Design ALU, start of the top module:
module ALU #(
    parameter DATA_W = 32
)
(
    input                       i_clk,    
    input                       i_rst_n,  
    input                       i_valid,  
    input [DATA_W - 1 : 0]      i_A,      
    input [DATA_W - 1 : 0]      i_B,      
    input [         2 : 0]      i_inst,   
    output [2*DATA_W - 1 : 0]   o_data,   
    output                      o_done    
);
    parameter S_IDLE           = 2'd0;
    parameter S_ONE_CYCLE_OP   = 2'd1;
    parameter S_MULTI_CYCLE_OP = 2'd2;
    reg  [         1: 0] state, state_nxt;  
    reg  [  DATA_W-1: 0] operand_a, operand_a_nxt;
    reg  [  DATA_W-1: 0] operand_b, operand_b_nxt;
    reg  [         2: 0] inst, inst_nxt;
    wire [  DATA_W-1: 0] add_buf, sub_buf;
    reg  [  2*DATA_W: 0] shift_reg, shift_reg_nxt;
    reg                  done, done_nxt;
    reg  [         4: 0] counter;
    assign add_buf = operand_a + operand_b;
    assign sub_buf = operand_a - operand_b;
    assign o_data = shift_reg[ 2*DATA_W-1: 0];
    assign o_done = done;
    always @(*) begin
        if (i_valid) begin
            operand_a_nxt = i_A;
            operand_b_nxt = i_B;
            inst_nxt      = i_inst;
        end
        else begin
            operand_a_nxt = operand_a;
            operand_b_nxt = operand_b;
            inst_nxt      = inst;
        end
    end
    always @(*) begin
        case(state)
            S_IDLE           :  begin
                if (i_valid) state_nxt = (i_inst >= 6 ) ? S_MULTI_CYCLE_OP : S_ONE_CYCLE_OP;
                else state_nxt = state;
            end
            S_ONE_CYCLE_OP   :  state_nxt = S_IDLE;
            S_MULTI_CYCLE_OP :  state_nxt = (counter == 31) ? S_IDLE : state;           
            default : state_nxt = state;
        endcase
    end
    always @(posedge i_clk) begin 
        counter <= (state == S_MULTI_CYCLE_OP) ? counter + 5'd1 : 5'd0;
    end
    always @(*) begin
        shift_reg_nxt = shift_reg;
        case (state)
            S_IDLE          : begin
                shift_reg_nxt = 65'b0;
  ...
For scale: ~140 flip-flops, about 140 I/O pins, roughly 18,000 µm² of cells after synthesis.
==> flow/config.mk <==
export PLATFORM = sky130hd
export DESIGN_NAME = ALU
export DESIGN_NICKNAME = ALU
export VERILOG_FILES = /design/flow/design.v
export SDC_FILE = /design/flow/constraint.sdc
export NUM_CORES = 4
export LEC_CHECK = 0
export CAP_MARGIN = 20
export CELL_PAD_IN_SITES_GLOBAL_PLACEMENT = 2
export CORE_MARGIN = 2
export CORE_UTILIZATION = 36
export CTS_CLUSTER_DIAMETER = 351
export CTS_CLUSTER_SIZE = 60
export PLACE_DENSITY = 0.89
export SLEW_MARGIN = 20
==> flow/constraint.sdc <==
create_clock -name core_clock -period 7.0 [get_ports {i_clk}]
set_input_delay 1.4000 -clock core_clock [delete_from_list [all_inputs] [get_ports {i_clk}]]
set_output_delay 1.4000 -clock core_clock [all_outputs]
set_load 0.01 [all_outputs]
run.sh (not shown) runs the stock make flow with config.mk's settings and CLKGATE_MAP_FILE=.
The first run finished with timing, DRC and antenna clean.
Rerun with:
==> flow/config.mk (replaced) <==
export PLATFORM = sky130hd
export DESIGN_NAME = ALU
export DESIGN_NICKNAME = ALU
export VERILOG_FILES = /design/flow/design.v
export SDC_FILE = /design/flow/constraint.sdc
export NUM_CORES = 4
export LEC_CHECK = 0
export CAP_MARGIN = 20
export CORE_MARGIN = 2
export CORE_UTILIZATION = 70
export CTS_CLUSTER_SIZE = 35
export SLEW_MARGIN = 20
==> flow/constraint.sdc (replaced) <==
create_clock -name core_clock -period 3.3 [get_ports {i_clk}]
set_input_delay 0.6600 -clock core_clock [delete_from_list [all_inputs] [get_ports {i_clk}]]
set_output_delay 0.6600 -clock core_clock [all_outputs]
set_load 0.01 [all_outputs]
The changed run ended with an error in global routing on GRT-0232. Die area falls by 48%. Synthesized cell count does not change. Area after synthesis does not change.
Rerun with:
--- a/flow/config.mk
+++ b/flow/config.mk
@@ -8,5 +8,6 @@
 export CAP_MARGIN = 20
 export CORE_MARGIN = 2
-export CORE_UTILIZATION = 70
-export CTS_CLUSTER_SIZE = 35
+export CORE_UTILIZATION = 68
+export CTS_CLUSTER_DIAMETER = 29
+export CTS_CLUSTER_SIZE = 37
 export SLEW_MARGIN = 20
==> flow/constraint.sdc (replaced) <==
create_clock -name core_clock -period 3.49 [get_ports {i_clk}]
set_input_delay 0.6980 -clock core_clock [delete_from_list [all_inputs] [get_ports {i_clk}]]
set_output_delay 0.6980 -clock core_clock [all_outputs]
set_load 0.01 [all_outputs]
What happened: This time the run completed, yet does not pass: negative setup slack. Die size is higher by a few percent. Synthesized area stays the same. Synthesized cell count does not change.

ALU again, from the RTL that the note above started with.
clock: 3.77 ns
lec_check: 0
abc_area: 0
cap_margin: 15
cell_pad_in_sites_detail_placement: 1
core_aspect_ratio: 0.53
core_margin: 6
core_utilization: 59
cts_cluster_diameter: 222
cts_cluster_size: 22
gpl_routability_driven: 1
gpl_timing_driven: 1
max_routing_layer: met4
place_density_lb_addon: 0.02
setup_slack_margin: -0.25
slew_margin: 35
The first run died in clock tree synthesis (4_1_cts) (DPL-0033).
Next try:
==> flow/config.mk (replaced) <==
export PLATFORM = sky130hd
export DESIGN_NAME = ALU
export DESIGN_NICKNAME = ALU
export VERILOG_FILES = /design/flow/design.v
export SDC_FILE = /design/flow/constraint.sdc
export NUM_CORES = 4
export LEC_CHECK = 0
export ABC_AREA = 0
export CAP_MARGIN = 15
export CELL_PAD_IN_SITES_DETAIL_PLACEMENT = 0
export CORE_ASPECT_RATIO = 0.65
export CORE_MARGIN = 3
export CORE_UTILIZATION = 46
export CTS_CLUSTER_DIAMETER = 224
export CTS_CLUSTER_SIZE = 98
export GPL_ROUTABILITY_DRIVEN = 0
export GPL_TIMING_DRIVEN = 0
export MAX_ROUTING_LAYER = met5
export PLACE_DENSITY_LB_ADDON = 0.02
export SETUP_SLACK_MARGIN = -0.19
export SLEW_MARGIN = 35
Result:
- The changed run reached the layout checks and failed them: negative setup slack
- synthesized cell count is unchanged
- die area goes up by 19%
- synthesized area is unchanged
Next try:
--- a/flow/config.mk
+++ b/flow/config.mk
@@ -9,10 +9,10 @@
 export CAP_MARGIN = 15
-export CELL_PAD_IN_SITES_DETAIL_PLACEMENT = 0
+export CELL_PAD_IN_SITES_DETAIL_PLACEMENT = 1
 export CORE_ASPECT_RATIO = 0.65
 export CORE_MARGIN = 3
-export CORE_UTILIZATION = 46
-export CTS_CLUSTER_DIAMETER = 224
-export CTS_CLUSTER_SIZE = 98
+export CORE_UTILIZATION = 36
+export CTS_CLUSTER_DIAMETER = 333
+export CTS_CLUSTER_SIZE = 14
 export GPL_ROUTABILITY_DRIVEN = 0
-export GPL_TIMING_DRIVEN = 0
+export GPL_TIMING_DRIVEN = 1
 export MAX_ROUTING_LAYER = met5
The changed run finished with negative setup slack left. Power hardly moves. Wire length goes down by about 0.3%. Non-clock buffer count climbs by 16. Via count drops by about 3.8%. Worst hold slack is better by 0.13 ns. Global-route usage goes down by 8.9 points. Die area is higher by about 27%. Clock skew increases by 0.0035 ns. Cell count climbs by 5.9%. Worst setup slack improves by 0.23 ns.
Next try:
==> flow/config.mk (replaced) <==
export PLATFORM = sky130hd
export DESIGN_NAME = ALU
export DESIGN_NICKNAME = ALU
export VERILOG_FILES = /design/flow/design.v
export SDC_FILE = /design/flow/constraint.sdc
export NUM_CORES = 4
export LEC_CHECK = 0
export ABC_AREA = 0
export CAP_MARGIN = 15
export CELL_PAD_IN_SITES_DETAIL_PLACEMENT = 0
export CORE_ASPECT_RATIO = 0.65
export CORE_MARGIN = 2
export CORE_UTILIZATION = 72
export CTS_CLUSTER_SIZE = 14
export GPL_ROUTABILITY_DRIVEN = 1
export GPL_TIMING_DRIVEN = 1
export MAX_ROUTING_LAYER = met5
export PLACE_DENSITY_LB_ADDON = 0.02
export SETUP_SLACK_MARGIN = 0.46
export SLEW_MARGIN = 35
==> flow/constraint.sdc (replaced) <==
create_clock -name core_clock -period 3.62 [get_ports {i_clk}]
set_input_delay 0.7240 -clock core_clock [delete_from_list [all_inputs] [get_ports {i_clk}]]
set_output_delay 0.7240 -clock core_clock [all_outputs]
set_load 0.01 [all_outputs]
With this change the flow died in global routing (5_1_grt), error GRT-0232.
Die size went down by 50%.
Area after synthesis stays the same.
Synthesized cell count stays the same.

ALU again, from the RTL that the note above started with.
==> flow/config.mk <==
export PLATFORM = sky130hd
export DESIGN_NAME = ALU
export DESIGN_NICKNAME = ALU
export VERILOG_FILES = /design/flow/design.v
export SDC_FILE = /design/flow/constraint.sdc
export NUM_CORES = 4
export LEC_CHECK = 0
export CAP_MARGIN = 20
export CORE_MARGIN = 2
export CORE_UTILIZATION = 19
export SLEW_MARGIN = 20
==> flow/constraint.sdc <==
create_clock -name core_clock -period 5.15 [get_ports {i_clk}]
set_input_delay 1.0300 -clock core_clock [delete_from_list [all_inputs] [get_ports {i_clk}]]
set_output_delay 1.0300 -clock core_clock [all_outputs]
set_load 0.01 [all_outputs]
The starting point produced a clean layout.
Rerun with:
Settings changed: CORE_UTILIZATION 19 to 72, SETUP_SLACK_MARGIN set to 1.05, TNS_END_PERCENT set to 5.
Clock period 5.15 ns to 3.64 ns, I/O delays scaled along.
After rerunning: The changed run failed in global routing (5_1_grt), error GRT-0232; synthesized area stays the same; die size went down by about 70%; synthesized cell count does not change.
Rerun with:
Settings changed: CORE_UTILIZATION 72 to 51, CTS_CLUSTER_DIAMETER set to 107, CTS_CLUSTER_SIZE set to 76, GPL_TIMING_DRIVEN set to 0, MAX_ROUTING_LAYER set to met4, SETUP_SLACK_MARGIN 1.05 to unset, TNS_END_PERCENT 5 to unset.
Clock period 3.64 ns to 3.37 ns, I/O delays scaled along.
This time the run finished but fails on negative setup slack.
Die area rises by well over a third.
Area after synthesis does not change.
Synthesized cell count stays the same.
Rerun with:
Settings changed: CORE_UTILIZATION 51 to 40, CTS_CLUSTER_DIAMETER 107 to 41, CTS_CLUSTER_SIZE 76 to unset, MAX_ROUTING_LAYER met4 to unset.
Clock period 3.37 ns to 7.0 ns, I/O delays scaled along.
=> Now the flow completed without violations; maximum frequency decreases by 34%; sequential share of layout area increases by 2.6 points; power decreases by 59%; via count decreases by 11%; setup slack gains 1.7 ns; final cell count decreases by 2.5%; wire length decreases by 4.5%; final area decreases by 17%.

ALU again, from the RTL that the note above started with.
Settings: LEC_CHECK=0, ABC_AREA=0, CAP_MARGIN=15, CELL_PAD_IN_SITES_DETAIL_PLACEMENT=1, CORE_ASPECT_RATIO=0.5, CORE_MARGIN=3, CORE_UTILIZATION=43, CTS_CLUSTER_DIAMETER=333, CTS_CLUSTER_SIZE=34, GPL_ROUTABILITY_DRIVEN=0, GPL_TIMING_DRIVEN=1, MAX_ROUTING_LAYER=met5, PLACE_DENSITY_LB_ADDON=0.02, SETUP_SLACK_MARGIN=-0.19, SLEW_MARGIN=35; clock period 3.77 ns.
The first run produced a layout that fails on negative setup slack.
Rerun with:
ABC_AREA = unset   (was 0)
CAP_MARGIN = 20   (was 15)
CELL_PAD_IN_SITES_DETAIL_PLACEMENT = unset   (was 1)
CORE_ASPECT_RATIO = unset   (was 0.5)
CORE_MARGIN = 2   (was 3)
CORE_UTILIZATION = 72   (was 43)
CTS_CLUSTER_DIAMETER = unset   (was 333)
CTS_CLUSTER_SIZE = unset   (was 34)
GPL_ROUTABILITY_DRIVEN = unset   (was 0)
GPL_TIMING_DRIVEN = unset   (was 1)
MAX_ROUTING_LAYER = unset   (was met5)
PLACE_DENSITY_LB_ADDON = unset   (was 0.02)
SETUP_SLACK_MARGIN = 1.09   (was -0.19)
SLEW_MARGIN = 20   (was 35)
TNS_END_PERCENT = 5   (was unset)
clock period = 3.64 ns   (was 3.77 ns; I/O delays follow)
Effect:
- The new run aborted during 5_1_grt (GRT-0232)
- die area falls by 41%
- synthesized area does not change
- synthesized cell count does not change
Rerun with:
CORE_UTILIZATION = 70   (was 72)
CTS_CLUSTER_DIAMETER = 36   (was unset)
CTS_CLUSTER_SIZE = 35   (was unset)
SETUP_SLACK_MARGIN = 1.38   (was 1.09)
TNS_END_PERCENT = unset   (was 5)
clock period = 4.96 ns   (was 3.64 ns; I/O delays follow)
=> The new run went through all stages and came out clean; die size increases by 2.8%; synthesized area does not change; synthesized cell count is unchanged.
Rerun with:
CTS_CLUSTER_DIAMETER = 29   (was 36)
CTS_CLUSTER_SIZE = 37   (was 35)
SETUP_SLACK_MARGIN = 0.5   (was 1.38)
TNS_END_PERCENT = 60   (was unset)
clock period = 3.49 ns   (was 4.96 ns; I/O delays follow)
Result:
- With this change the flow did not get past 5_1_grt
- area after synthesis is unchanged
- die size is unchanged
- synthesized cell count is unchanged
Rerun with:
CORE_UTILIZATION = 40   (was 70)
CTS_CLUSTER_DIAMETER = unset   (was 29)
CTS_CLUSTER_SIZE = unset   (was 37)
SETUP_SLACK_MARGIN = unset   (was 0.5)
TNS_END_PERCENT = unset   (was 60)
clock period = 7.0 ns   (was 3.49 ns; I/O delays follow)
The changed run finished clean.
Die area rose by well over a third.
Area after synthesis stays the same.
Synthesized cell count stays the same.
Rerun with:
CAP_MARGIN = 5   (was 20)
CELL_PAD_IN_SITES_DETAIL_PLACEMENT = 2   (was unset)
CELL_PAD_IN_SITES_GLOBAL_PLACEMENT = 3   (was unset)
CORE_UTILIZATION = 59   (was 40)
GPL_ROUTABILITY_DRIVEN = 0   (was unset)
MIN_ROUTING_LAYER = met2   (was unset)
After rerunning: The changed run failed in 3_1_place_gp_skip_io (GPL-0301); area after synthesis does not change; synthesized cell count is unchanged; die area goes down by a quarter to a third.

Starting RTL as in the previous note.
==> flow/config.mk <==
export PLATFORM = sky130hd
export DESIGN_NAME = ALU
export DESIGN_NICKNAME = ALU
export VERILOG_FILES = /design/flow/design.v
export SDC_FILE = /design/flow/constraint.sdc
export NUM_CORES = 4
export LEC_CHECK = 0
export ABC_AREA = 1
export CAP_MARGIN = 15
export CELL_PAD_IN_SITES_DETAIL_PLACEMENT = 1
export CORE_ASPECT_RATIO = 1.15
export CORE_MARGIN = 6
export CORE_UTILIZATION = 57
export CTS_CLUSTER_DIAMETER = 222
export CTS_CLUSTER_SIZE = 22
export GPL_ROUTABILITY_DRIVEN = 1
export GPL_TIMING_DRIVEN = 1
export HOLD_SLACK_MARGIN = 0.05
export MAX_ROUTING_LAYER = met4
export PLACE_DENSITY_LB_ADDON = 0.23
export SETUP_SLACK_MARGIN = -0.25
export SLEW_MARGIN = 35
export TNS_END_PERCENT = 50
==> flow/constraint.sdc <==
create_clock -name core_clock -period 4.4 [get_ports {i_clk}]
set_input_delay 0.8800 -clock core_clock [delete_from_list [all_inputs] [get_ports {i_clk}]]
set_output_delay 0.8800 -clock core_clock [all_outputs]
set_load 0.01 [all_outputs]
The starting point ended with an error in global routing (5_1_grt).
Change:
Settings changed: GPL_TIMING_DRIVEN 1 to 0, TNS_END_PERCENT 50 to not set.
Clock period 4.4 ns to 3.77 ns, I/O delays scaled along.
With this change the flow died in clock tree synthesis (4_1_cts) on DPL-0033.
Synthesized area is unchanged.
Synthesized cell count stays the same.
Die area stays the same.

Starting RTL as in the previous note.
Settings: LEC_CHECK=0, CAP_MARGIN=40, CELL_PAD_IN_SITES_GLOBAL_PLACEMENT=2, CORE_ASPECT_RATIO=0.5, CORE_MARGIN=2, CORE_UTILIZATION=36, CTS_CLUSTER_DIAMETER=351, CTS_CLUSTER_SIZE=60, SLEW_MARGIN=20; clock period 7.0 ns.
==> next run, changes <==
==> flow/config.mk (replaced) <==
export PLATFORM = sky130hd
export DESIGN_NAME = ALU
export DESIGN_NICKNAME = ALU
export VERILOG_FILES = /design/flow/design.v
export SDC_FILE = /design/flow/constraint.sdc
export NUM_CORES = 4
export LEC_CHECK = 0
export CAP_MARGIN = 20
export CORE_MARGIN = 2
export CORE_UTILIZATION = 45
export SLEW_MARGIN = 20
==> flow/constraint.sdc (replaced) <==
create_clock -name core_clock -period 3.64 [get_ports {i_clk}]
set_input_delay 0.7280 -clock core_clock [delete_from_list [all_inputs] [get_ports {i_clk}]]
set_output_delay 0.7280 -clock core_clock [all_outputs]
set_load 0.01 [all_outputs]
Effect: Via count increases by about 7.5%. Sequential power came out higher by about 80%. Setup slack loses 2.1 ns. Die area fell by 20%. Hold slack loses 0.27 ns.
Power figures rest on the tool's default switching activity, not on a simulated workload.
